Design reciprocal_float, start of the top module:
module reciprocal_float(
    input clk, rst,
    input start,
    input [31:0] x,
    output [31:0] out,
    output done, zero_flag
);
Size in the first run: ~1,100 cells after synthesis, roughly 100 flip-flops, ~69 I/O pins, ~0.0092 sq mm of cells after synthesis.
==> flow/config.mk <==
export PLATFORM = sky130hd
export DESIGN_NAME = reciprocal_float
export DESIGN_NICKNAME = reciprocal_float
export VERILOG_FILES = /design/flow/design.v
export SDC_FILE = /design/flow/constraint.sdc
export NUM_CORES = 4
export LEC_CHECK = 0
export CAP_MARGIN = 20
export CORE_MARGIN = 2
export CORE_UTILIZATION = 55
export CTS_CLUSTER_DIAMETER = 356
export CTS_CLUSTER_SIZE = 98
export SLEW_MARGIN = 20
==> flow/constraint.sdc <==
create_clock -name core_clock -period 6.16 [get_ports {clk}]
set_input_delay 1.2320 -clock core_clock [delete_from_list [all_inputs] [get_ports {clk}]]
set_output_delay 1.2320 -clock core_clock [all_outputs]
set_load 0.01 [all_outputs]
run.sh (not shown) runs the stock make flow with config.mk's settings and CLKGATE_MAP_FILE=.
The baseline completed with no timing, DRC or antenna violations.
==> next run, changes <==
Settings changed: CORE_UTILIZATION 55 to 40, CTS_CLUSTER_DIAMETER 356 to unset, CTS_CLUSTER_SIZE 98 to unset.
Clock period 6.16 ns to 11.0 ns, I/O delays scaled along.
Result:
- critical path depth shrinks by 1
- hold slack degrades by 0.0057 ns
- non-clock buffer count falls by 12
- global-route usage shrinks by 6.5 points
- routed wire length goes up by 1.7%
- setup slack gets better by 4.2 ns
- total power came out lower by 42%
- final area is about the same
==> next run, changes <==
Settings changed: CAP_MARGIN 20 to 25, CELL_PAD_IN_SITES_GLOBAL_PLACEMENT set to 0, CORE_ASPECT_RATIO set to 0.7, GPL_ROUTABILITY_DRIVEN set to 0, MAX_ROUTING_LAYER set to met4, MIN_ROUTING_LAYER set to met2, PLACE_DENSITY_LB_ADDON set to 0.08, SETUP_SLACK_MARGIN set to -0.57, SLEW_MARGIN 20 to 25.
The changed run passed the timing, design-rule and antenna checks.
Wire length goes up by 11%.
Final area hardly moves.
Clock-buffer cell count grows by 1.
Global-route usage went up by 16 points.
Final cell count went up by 2.3%.
Via count goes up by 41%.
Synthesized area does not change.
Die area hardly moves.
==> next run, changes <==
Settings changed: CELL_PAD_IN_SITES_GLOBAL_PLACEMENT 0 to 3, PLACE_DENSITY_LB_ADDON 0.08 to unset.
Effect: Count of clock-buffer cells in the layout goes down by 1. Total power goes up slightly. Sequential share of layout area barely changes. Hold slack is worse by 0.0046 ns. Setup slack is better by 0.047 ns. Synthesized area does not change. Sequential power goes down slightly. Core utilization is about the same.
==> next run, changes <==
Settings changed: CAP_MARGIN 25 to 20, CELL_PAD_IN_SITES_GLOBAL_PLACEMENT 3 to unset, CORE_ASPECT_RATIO 0.7 to unset, GPL_ROUTABILITY_DRIVEN 0 to unset, MAX_ROUTING_LAYER met4 to unset, MIN_ROUTING_LAYER met2 to unset, SETUP_SLACK_MARGIN -0.57 to unset, SLEW_MARGIN 25 to 20.
Clock period 11.0 ns to 6.48 ns, I/O delays scaled along.
What happened:
- The new run went through all stages and came out clean
- via count goes down by 29%
- non-clock buffer count goes up by 7
- cell area is higher by 0.33%
- core utilization rises by 0.13 points

---

Starting RTL as in the previous note.
// reciprocal_float
module reciprocal_float(
    input clk, rst,
    input start,
    input [31:0] x,
    output [31:0] out,
    output done, zero_flag
);
clock: 11.4 ns
lec_check: 0
cap_margin: 20
core_aspect_ratio: 0.73
core_margin: 2
core_utilization: 60
cts_cluster_diameter: 166
cts_cluster_size: 100
max_routing_layer: met5
place_density: 0.65
setup_slack_margin: 3.11
slew_margin: 20
tns_end_percent: 35
Next try:
Settings changed: CORE_ASPECT_RATIO 0.73 to 1.87, CORE_UTILIZATION 60 to 19, CTS_CLUSTER_DIAMETER 166 to 181, CTS_CLUSTER_SIZE 100 to 93.
What happened:
- The new run completed with no timing, DRC or antenna violations
- routed wire length grows by 22%
- setup slack loses 0.32 ns
- total power shrinks by 0.56%
- count of clock-buffer cells in the layout grows by 1
- worst hold slack gains 0.010 ns
- flip-flop count does not change
- sequential power stays flat
- cell count grows by 32%
- via count grows by 1.4%
Next try:
Settings changed: ABC_AREA set to 1, CAP_MARGIN 20 to 30, CELL_PAD_IN_SITES_GLOBAL_PLACEMENT set to 2, CORE_ASPECT_RATIO 1.87 to 0.74, CORE_MARGIN 2 to 8, CTS_CLUSTER_DIAMETER 181 to not set, CTS_CLUSTER_SIZE 93 to 47, GPL_ROUTABILITY_DRIVEN set to 1, GPL_TIMING_DRIVEN set to 0, MIN_ROUTING_LAYER set to met2, SETUP_SLACK_MARGIN 3.11 to not set, SLEW_MARGIN 20 to 25, TNS_END_PERCENT 35 to 30.
The new run went through all stages and came out clean.
First-iteration DRC count rose by well over a third.
Critical path depth went up by 2.
Flip-flop count does not change.
Clock-buffer cell count came out higher by 2.
Final area went up by a few percent.
Global-route usage came out higher by 7.7 points.
Worst setup slack improves by 0.68 ns.
Next try:
Settings changed: ABC_AREA 1 to not set, CAP_MARGIN 30 to 20, CELL_PAD_IN_SITES_GLOBAL_PLACEMENT 2 to not set, CORE_ASPECT_RATIO 0.74 to 0.73, CORE_MARGIN 8 to 2, CTS_CLUSTER_SIZE 47 to not set, GPL_ROUTABILITY_DRIVEN 1 to not set, GPL_TIMING_DRIVEN 0 to not set, MIN_ROUTING_LAYER met2 to not set, SETUP_SLACK_MARGIN set to 3.11, SLEW_MARGIN 25 to 20, TNS_END_PERCENT 30 to 35.
After rerunning:
- The new run completed without violations
- clock-buffer cell count fell by 1
- clock skew stays flat
- combinational power fell by 42%
- worst setup slack gets worse by 0.44 ns
- design area fell by 5.7%
- non-clock buffer count fell by 53
- routed wire length fell by 27%
- via count fell by 41%
- sequential cell count is unchanged
Next try:
Settings changed: CORE_UTILIZATION 19 to 61, SETUP_SLACK_MARGIN 3.11 to 0.13.
Clock period 11.4 ns to 5.26 ns, I/O delays scaled along.
Now the flow finished but fails on setup timing.
Global-route usage went up by 21 points.
Routed wire length shrinks by 5.9%.
Worst setup slack got worse by 5.3 ns.

---

== wip/fjord ==
Starting RTL as in the previous note.
Settings: LEC_CHECK=0, ABC_AREA=1, CAP_MARGIN=30, CORE_ASPECT_RATIO=1.33, CORE_MARGIN=8, CORE_UTILIZATION=19, CTS_CLUSTER_SIZE=47, GPL_ROUTABILITY_DRIVEN=0, GPL_TIMING_DRIVEN=0, MAX_ROUTING_LAYER=met4, MIN_ROUTING_LAYER=met2, PLACE_DENSITY=0.65, SETUP_SLACK_MARGIN=3.11, SLEW_MARGIN=25, TNS_END_PERCENT=30; clock period 11.4 ns.
wip/fjord ran to completion and came out clean on the timing, design-rule and antenna checks.
Modified inputs, wip/delta compared to wip/fjord
- swapping 8 for 2 in CORE_MARGIN
- clearing TNS_END_PERCENT, which used to be 30
- swapping 19 for 40 in CORE_UTILIZATION
- swapping 30 for 25 in CAP_MARGIN
- clearing ABC_AREA, which used to be 1
- clearing SETUP_SLACK_MARGIN, which used to be 3.11
- swapping 25 for 20 in SLEW_MARGIN
- clearing PLACE_DENSITY, which used to be 0.65
- putting CELL_PAD_IN_SITES_GLOBAL_PLACEMENT at 1 where nothing was set
- clearing CTS_CLUSTER_SIZE, which used to be 47
- swapping 1.33 for 0.7 in CORE_ASPECT_RATIO
- clearing GPL_TIMING_DRIVEN, which used to be 0
- swapping 11.4 for 11.0 in the clock period (ns, I/O delays scaled along)
==> results <==
Going from wip/fjord to wip/delta, post-synth area from yosys stat fell by 250 µm²; average size of a mapped cell rose by about 33%; part of the power in the clock network rose by 2.9 points; clock period minus worst slack rose by 940 ps. wip/delta vs wip/fjord, launching element of the worst setup path: DP.Cordic_core.DP.Iter_Count.count[0] vs DP.Cordic_core.CU.ps[3]. Comparing the two runs side by side, wip/delta comes out ahead of wip/fjord on leakage component of the power.
--- input diff wip/delta..wip/yarrow ---
- GPL_ROUTABILITY_DRIVEN no longer set, was 0
- CAP_MARGIN now 20, was 25
- PLACE_DENSITY_LB_ADDON now 0.02, previously not set
- CORE_ASPECT_RATIO no longer set, was 0.7
- CTS_CLUSTER_SIZE now 80, previously not set
- MAX_ROUTING_LAYER no longer set, was met4
- CELL_PAD_IN_SITES_GLOBAL_PLACEMENT no longer set, was 1
--- outcome ---
wip/yarrow vs wip/delta, non-clock buffer count went down by 1.2%.
[diff] setup slack, wip/yarrow relative to wip/delta: improvement
The uppermost layer routed comes out met5 in one run and met4 in the other, namely in wip/yarrow and wip/delta respectively.
Routed via count (wip/yarrow vs. wip/delta) decreases slightly

---

reciprocal_float again, from the RTL that the note above started with.
clock: 6.16 ns
lec_check: 0
abc_area: 1
cap_margin: 20
core_margin: 2
core_utilization: 66
cts_cluster_diameter: 356
cts_cluster_size: 98
place_density: 0.4
setup_slack_margin: -0.61
slew_margin: 20
tns_end_percent: 5
Then changed:
ABC_AREA = not set   (was 1)
CORE_UTILIZATION = 39   (was 66)
CTS_CLUSTER_DIAMETER = not set   (was 356)
CTS_CLUSTER_SIZE = not set   (was 98)
PLACE_DENSITY = not set   (was 0.4)
SETUP_SLACK_MARGIN = not set   (was -0.61)
TNS_END_PERCENT = not set   (was 5)
clock period = 11.9 ns   (was 6.16 ns; I/O delays follow)
What happened: The changed run completed with no timing, DRC or antenna violations; sequential share of layout area goes up by 0.21 points; total power goes down by 55%; hold slack stays flat; final cell count goes down by 16%; worst setup slack improved by 5.0 ns; synthesized cell count goes down by 27%; routed wire length goes down by 8.6%; clock skew is about the same; final area goes down by 0.84%; register-to-register slack improved by 5.0 ns; area after synthesis goes down by 2.7%.
Then changed:
CORE_UTILIZATION = 65   (was 39)
clock period = 5.14 ns   (was 11.9 ns; I/O delays follow)
Now the flow completed and failed the layout checks on negative setup slack.
Worst setup slack gets worse by 5.9 ns.
Sequential power goes up by well over a third.
Routed wire length goes up by roughly a tenth.
Combinational power goes up to 3.1 times its value.
Flip-flop count stays the same.
Via count goes up by roughly a tenth.
Sequential share of layout area goes down by 2.4 points.
Utilization goes up by 38 points.
Synthesized area is unchanged.
Then changed:
CORE_UTILIZATION = 15   (was 65)
clock period = 6.48 ns   (was 5.14 ns; I/O delays follow)
The new run produced a clean layout.
Cell count rises by 35%.
Critical path depth came out lower by 2.
Sequential share of layout area came out higher by 0.83 points.
Wire length went up by 2.1%.
Area after synthesis is unchanged.
Power and IR drop assume default switching activity.
